## the baseline
==> flow/design.v (excerpt) <==
module SVD (
    clk,
    rst,
    we,
    oe,
    data_i,
    element_sel,
    ready,
    data_o_UV,
    data_o_S
);
input                clk;
input                rst;
input                we;
input                oe;
input         [1:0]  element_sel;
input         [4:0]  data_i;
output reg           ready;
output        [7:0]  data_o_UV;
output        [6:0]  data_o_S;
parameter STAND_BY   = 3'd0;
parameter DATA_IN    = 3'd1;
parameter CACULATION = 3'd2;
parameter READY      = 3'd3;
parameter DATA_OUT   = 3'd4;
parameter INPUT_0    = 2'd0;
parameter INPUT_1    = 2'd1;
parameter INPUT_2    = 2'd2;
parameter INPUT_3    = 2'd3;
parameter OUTPUT_0   = 2'd0;
parameter OUTPUT_1   = 2'd1;
parameter OUTPUT_2   = 2'd2;
parameter OUTPUT_3   = 2'd3;
wire                 next_start;
wire                 next_output_bit_sel;
wire                 finish;
wire                 ready_next;
reg           [2:0]  state;
reg           [2:0]  next_state;
reg                  start;
reg                  output_bit_sel;
reg           [2:0]  element_cnt;
reg           [2:0]  next_element_cnt;
reg    signed [9:0]  a0_i;
reg    signed [9:0]  a1_i;
reg    signed [9:0]  a2_i;
reg    signed [9:0]  a3_i;
reg    signed [9:0]  next_a0_i;
reg    signed [9:0]  next_a1_i;
reg    signed [9:0]  next_a2_i;
reg    signed [9:0]  next_a3_i;
reg           [7:0]  data_o_UV_r;
reg           [6:0]  data_o_S_r;
wire   signed [13:0] S0, S1, S2, S3;         
wire   signed [7:0]  U0, U1, U2, U3;
wire   signed [7:0]  V0, V1, V2, V3;
reg    signed [10:0] U[0:1][0:1],            
                     U_next[0:1][0:1],
                     V[0:1][0:1],
                     V_next[0:1][0:1];
reg    signed [17:0] S[0:1][0:1],            
                     S_next[0:1][0:1];
reg                  uv_count;
wire                 uv_count_next;
reg           [3:0]  i_count;
wire          [3:0]  i_count_next;
reg                  ref_count;
  ...
For scale: about 7800 cells after synthesis.
Settings: LEC_CHECK=0, ABC_AREA=1, CAP_MARGIN=20, CORE_MARGIN=2, CORE_UTILIZATION=72, CTS_CLUSTER_SIZE=36, HOLD_SLACK_MARGIN=0.3, MAX_ROUTING_LAYER=met4, PLACE_DENSITY_LB_ADDON=0.2, SETUP_SLACK_MARGIN=1.79, SLEW_MARGIN=20; clock period 6.05 ns.
run.sh (not shown) runs the stock make flow with config.mk's settings and CLKGATE_MAP_FILE=.
The baseline did not finish: a tool error stopped it during global routing (5_1_grt).
Inputs modified between the baseline and the candidate:
# the baseline
export LEC_CHECK = 0
export ABC_AREA = 1
export CAP_MARGIN = 20
export CORE_MARGIN = 2
export CORE_UTILIZATION = 72
export CTS_CLUSTER_SIZE = 36
export HOLD_SLACK_MARGIN = 0.3
export MAX_ROUTING_LAYER = met4
export PLACE_DENSITY_LB_ADDON = 0.2
export SETUP_SLACK_MARGIN = 1.79
export SLEW_MARGIN = 20
create_clock -name core_clock -period 6.05 [get_ports {clk}]
# the candidate
export LEC_CHECK = 0
export CAP_MARGIN = 20
export CORE_MARGIN = 2
export CORE_UTILIZATION = 68
export SLEW_MARGIN = 20
create_clock -name core_clock -period 12.6 [get_ports {clk}]
[summary]
- The candidate ran to completion and came out clean on the timing, DRC and antenna checks.
- For the simple-gate share of the synthesized area, the candidate came in 12 points lower than the baseline did.
- Cmp the candidate and the baseline / overall die height / lower: the baseline
- The candidate vs. the baseline: area after synthesis now sits lower; die width now sits higher; standard-cell row count now sits higher.
- The higher post-synthesis area per instance of the candidate and the baseline is in the candidate.

* * *

SVD again, from the RTL that the note above started with.
Design SVD, start of the top module:
module SVD (
    clk,
    rst,
    we,
    oe,
    data_i,
    element_sel,
    ready,
    data_o_UV,
    data_o_S
);
make LEC_CHECK=0 ABC_AREA=1 CAP_MARGIN=20 CORE_ASPECT_RATIO=0.51 CORE_MARGIN=2 CORE_UTILIZATION=40 CTS_CLUSTER_DIAMETER=164 CTS_CLUSTER_SIZE=31 GPL_ROUTABILITY_DRIVEN=1 MIN_ROUTING_LAYER=met2 SETUP_SLACK_MARGIN=-0.28 SLEW_MARGIN=30 finish   # period 8.0 ns
The starting point never finished: it broke off in global routing (5_1_grt) (GRT-0116).
Next try:
CAP_MARGIN = 25   (was 20)
CORE_ASPECT_RATIO = 0.87   (was 0.51)
GPL_ROUTABILITY_DRIVEN = 0   (was 1)
HOLD_SLACK_MARGIN = 0.08   (was unset)
SLEW_MARGIN = 0   (was 30)
Effect: The new run never finished: it broke off in global routing (5_1_grt) (GRT-0116). Die size hardly moves. Synthesized cell count is unchanged. Synthesized area does not change.

* * *

== v39 ==
SVD again, from the RTL that the note above started with.
Settings: LEC_CHECK=0, CAP_MARGIN=20, CORE_MARGIN=2, CORE_UTILIZATION=72, PLACE_DENSITY=0.4, SETUP_SLACK_MARGIN=0.19, SLEW_MARGIN=20; clock period 5.0 ns.
Status: v39 FAILED at 5_1_grt (tool error)
The inputs of v24 differ from those of v39 as listed below.
- SETUP_SLACK_MARGIN removed (was 0.19)
- TNS_END_PERCENT newly set to 5
- PLACE_DENSITY removed (was 0.4)
- PLACE_DENSITY_LB_ADDON newly set to 0.0
- CAP_MARGIN changed from 20 to 40
- the clock period (ns, I/O delays scaled along) changed from 5.0 to 5.62
- Diff v39..v24 | unique cell type count in the Yosys netlist | unchanged
- Final checks on v24, whose flow otherwise completed, came back failing, citing setup timing.
- From v39 to v24 the numbers moved as follows: floorplan utilization was more or less identical, total instance count after detailed placement fell by 448, hold buffer count at CTS has remained practically unchanged.
- In the metrics for v39 and v24, the one carrying the higher number of gates given a new drive strength after cts is v39.
Relative to v24, the following input files were edited for v52:
- changing CAP_MARGIN from 40 to 20
- removing TNS_END_PERCENT (formerly 5)
- setting CTS_CLUSTER_SIZE to 46 for the first time
- setting HOLD_SLACK_MARGIN to 0.28 for the first time
- changing SLEW_MARGIN from 20 to 40
- setting CORE_ASPECT_RATIO to 0.92 for the first time
- setting SETUP_SLACK_MARGIN to -0.48 for the first time
- changing the clock period (ns, I/O delays scaled along) from 5.62 to 4.95
### Flow results
v52 did not finish: a tool error stopped it during 5_1_grt.
For area of the core, v52 and v24 come out practically identical.
Any difference in die area between v52 and v24 is small enough to ignore.
Compare v52 and v24 | post-placement cell area higher: v52
Number of setup buffers added after CTS grows by more than 100% when moving from v24 to v52.
Changes observed in v52 relative to v24: vertical die dimension decreased by about 4% relative to the old numbers; post-place setup slack decreased by 0.74 ns relative to the old numbers.
Inputs modified between v52 and v30:
- swapping 40 for 20 in SLEW_MARGIN
- clearing CORE_ASPECT_RATIO, which used to be 0.92
- clearing CTS_CLUSTER_SIZE, which used to be 46
- swapping -0.48 for -0.3 in SETUP_SLACK_MARGIN
- putting PLACE_DENSITY at 0.67 where nothing was set
- clearing HOLD_SLACK_MARGIN, which used to be 0.28
- clearing PLACE_DENSITY_LB_ADDON, which used to be 0.0
- swapping 4.95 for 5.46 in the clock period (ns, I/O delays scaled along)
Notes after the runs:
Nothing crashed in v30 and all stages finished; the problem is that the final layout failed, the offending checks being setup timing.
Worst setup slack after placement in v30 is 0.64 ns higher than in v52
As far as area reported by Yosys stat goes, v30 and v52 are indistinguishable; the numbers are identical.
The global placer's final weighted congestion number comes out lower for v30 vs v52.
Diff v52 -> v30 | total CTS buffers | down by a few percent
In terms of area of the chip, v30 and v52 differ only marginally.
Area of the core of v52 is on par with v30.
[v30] placed cell area fell about 4% relative to v52
Comparing v52 with v30, the floorplan utilization came out essentially unchanged.
v30 improves on v52 in HPWL after detailed placement.
Post-cts repair resize count in v30 is 166 below v52.

* * *

SVD again, from the RTL that the note above started with.
clock: 5.11 ns
lec_check: 0
cap_margin: 5
core_aspect_ratio: 0.6
core_margin: 2
core_utilization: 63
cts_cluster_size: 87
gpl_routability_driven: 0
gpl_timing_driven: 0
max_routing_layer: met4
min_routing_layer: met2
place_density_lb_addon: 0.03
setup_slack_margin: 1.23
slew_margin: 20
The starting point died in global routing, error GRT-0116.
==> next run, changes <==
CAP_MARGIN = 20   (was 5)
CORE_ASPECT_RATIO = default   (was 0.6)
CORE_UTILIZATION = 40   (was 63)
CTS_CLUSTER_SIZE = default   (was 87)
GPL_ROUTABILITY_DRIVEN = default   (was 0)
GPL_TIMING_DRIVEN = default   (was 0)
MAX_ROUTING_LAYER = default   (was met4)
MIN_ROUTING_LAYER = default   (was met2)
PLACE_DENSITY_LB_ADDON = default   (was 0.03)
SETUP_SLACK_MARGIN = default   (was 1.23)
clock period = 7.48 ns   (was 5.11 ns; I/O delays follow)
The changed run went through all stages and came out clean.
Synthesized cell count is unchanged.
Synthesized area stays the same.
Die area goes up by 56%.
==> next run, changes <==
ABC_AREA = 1   (was default)
CORE_UTILIZATION = 71   (was 40)
CTS_CLUSTER_DIAMETER = 232   (was default)
PLACE_DENSITY_LB_ADDON = 0.01   (was default)
clock period = 5.14 ns   (was 7.48 ns; I/O delays follow)
The changed run reached the layout checks and failed them: setup timing.
Routed wire length increases by 20%.
Core utilization climbs by 40 points.
Setup slack gets worse by 0.70 ns.
Global-route usage came out higher by 24 points.
Die size falls by 42%.
Clock-buffer cell count is lower by 7.
Maximum frequency rises by 31%.
Sequential share of layout area goes down by 1.0 points.
Cell area rises by 11%.
==> next run, changes <==
ABC_AREA = default   (was 1)
CORE_UTILIZATION = 72   (was 71)
CTS_CLUSTER_DIAMETER = default   (was 232)
PLACE_DENSITY_LB_ADDON = default   (was 0.01)
SETUP_SLACK_MARGIN = 0.85   (was default)
clock period = 7.74 ns   (was 5.14 ns; I/O delays follow)
Effect:
- With this change the flow finished with timing, DRC and antenna clean
- cell area went down by 12%
- maximum frequency went down by 20%

* * *

== build 75 ==
Starting RTL as in the previous note.
clock: 7.67 ns
lec_check: 0
cap_margin: 15
cell_pad_in_sites_global_placement: 1
core_margin: 7
core_utilization: 40
cts_cluster_diameter: 258
gpl_routability_driven: 0
gpl_timing_driven: 1
hold_slack_margin: 0.09
place_density_lb_addon: 0.13
slew_margin: 20
### build 75 -> build 6
Settings: CORE_UTILIZATION changed from 40 to 11; CELL_PAD_IN_SITES_GLOBAL_PLACEMENT removed (was 1); GPL_ROUTABILITY_DRIVEN removed (was 0); CTS_CLUSTER_DIAMETER removed (was 258); CAP_MARGIN changed from 15 to 20; PLACE_DENSITY_LB_ADDON removed (was 0.13); GPL_TIMING_DRIVEN removed (was 1); CORE_MARGIN changed from 7 to 2; HOLD_SLACK_MARGIN removed (was 0.09); the clock period (ns, I/O delays scaled along) changed from 7.67 to 12.6.
==> comparison <==
- No stage failed in build 6, and the final checks on the layout all came back clean.
- Measured against build 6, the total die size of build 75 comes out at 0.29 times the reference value.
- met1 demand-to-capacity share in global routing was higher in the run labelled build 75.
- | footprint of the flip-flops and latches | build 6 vs build 75 | ≈ equal |
- Looking only at number of logic stages on the critical path including buffering, and setting everything else aside, the higher value of build 75 and build 6 goes to build 75.
- Build 6 — initial antenna violation count 4 higher, build 75 as reference
- Of build 75 and build 6, the run reporting the lower area fraction of clock buffers and clock inverters was build 6.
- The fraction of met2 tracks used by global routing in build 6 sits 32 points below the value recorded for build 75.
- Build 6: growth of design area from synthesis to finish 9.5 points above build 75
- Delta (build 6 minus build 75): largest fanout on the critical path grew by 15%, core utilization has decreased.
> inputs changed (build 6 -> build 17)
Settings: swapping 11 for 40 in CORE_UTILIZATION; putting SETUP_SLACK_MARGIN at 0.25 where nothing was set; swapping 12.6 for 7.48 in the clock period (ns, I/O delays scaled along).
### Flow results
The final reports for build 17 and build 6 show met1 global-route usage higher in the former.
Summary of build 17 over build 6: clock-cell share of area shows no meaningful change, slack of the worst reg-to-reg path shows a reduction of 3.89 ns, clock-buffer cell count shows an increase of 14%, wire length of the first global-routing pass shows an increase of 2.2%.
The following lists how build 42 was set up differently from build 17:
Settings: a deleted SETUP_SLACK_MARGIN that had been 0.25; a change of the clock period (ns, I/O delays scaled along) from 7.48 to 7.2.
Findings:
- The first-pass GRT wire length reported for build 42 is smaller than that of build 17 by 1.3%.
- Min arrival time of data at the critical path endpoint across build 17 and build 42: build 42
- Re non-clock buffer count: build 42 is 6.4% up on build 17.
- Highest achievable clock rate ended up 0.90% higher on build 42 than on build 17.
- Final instance area across build 17 and build 42: no real change.
- Build 42 vs. build 17: number of DRC markers after the initial detailed-route iteration up 102, clock skew moved up.
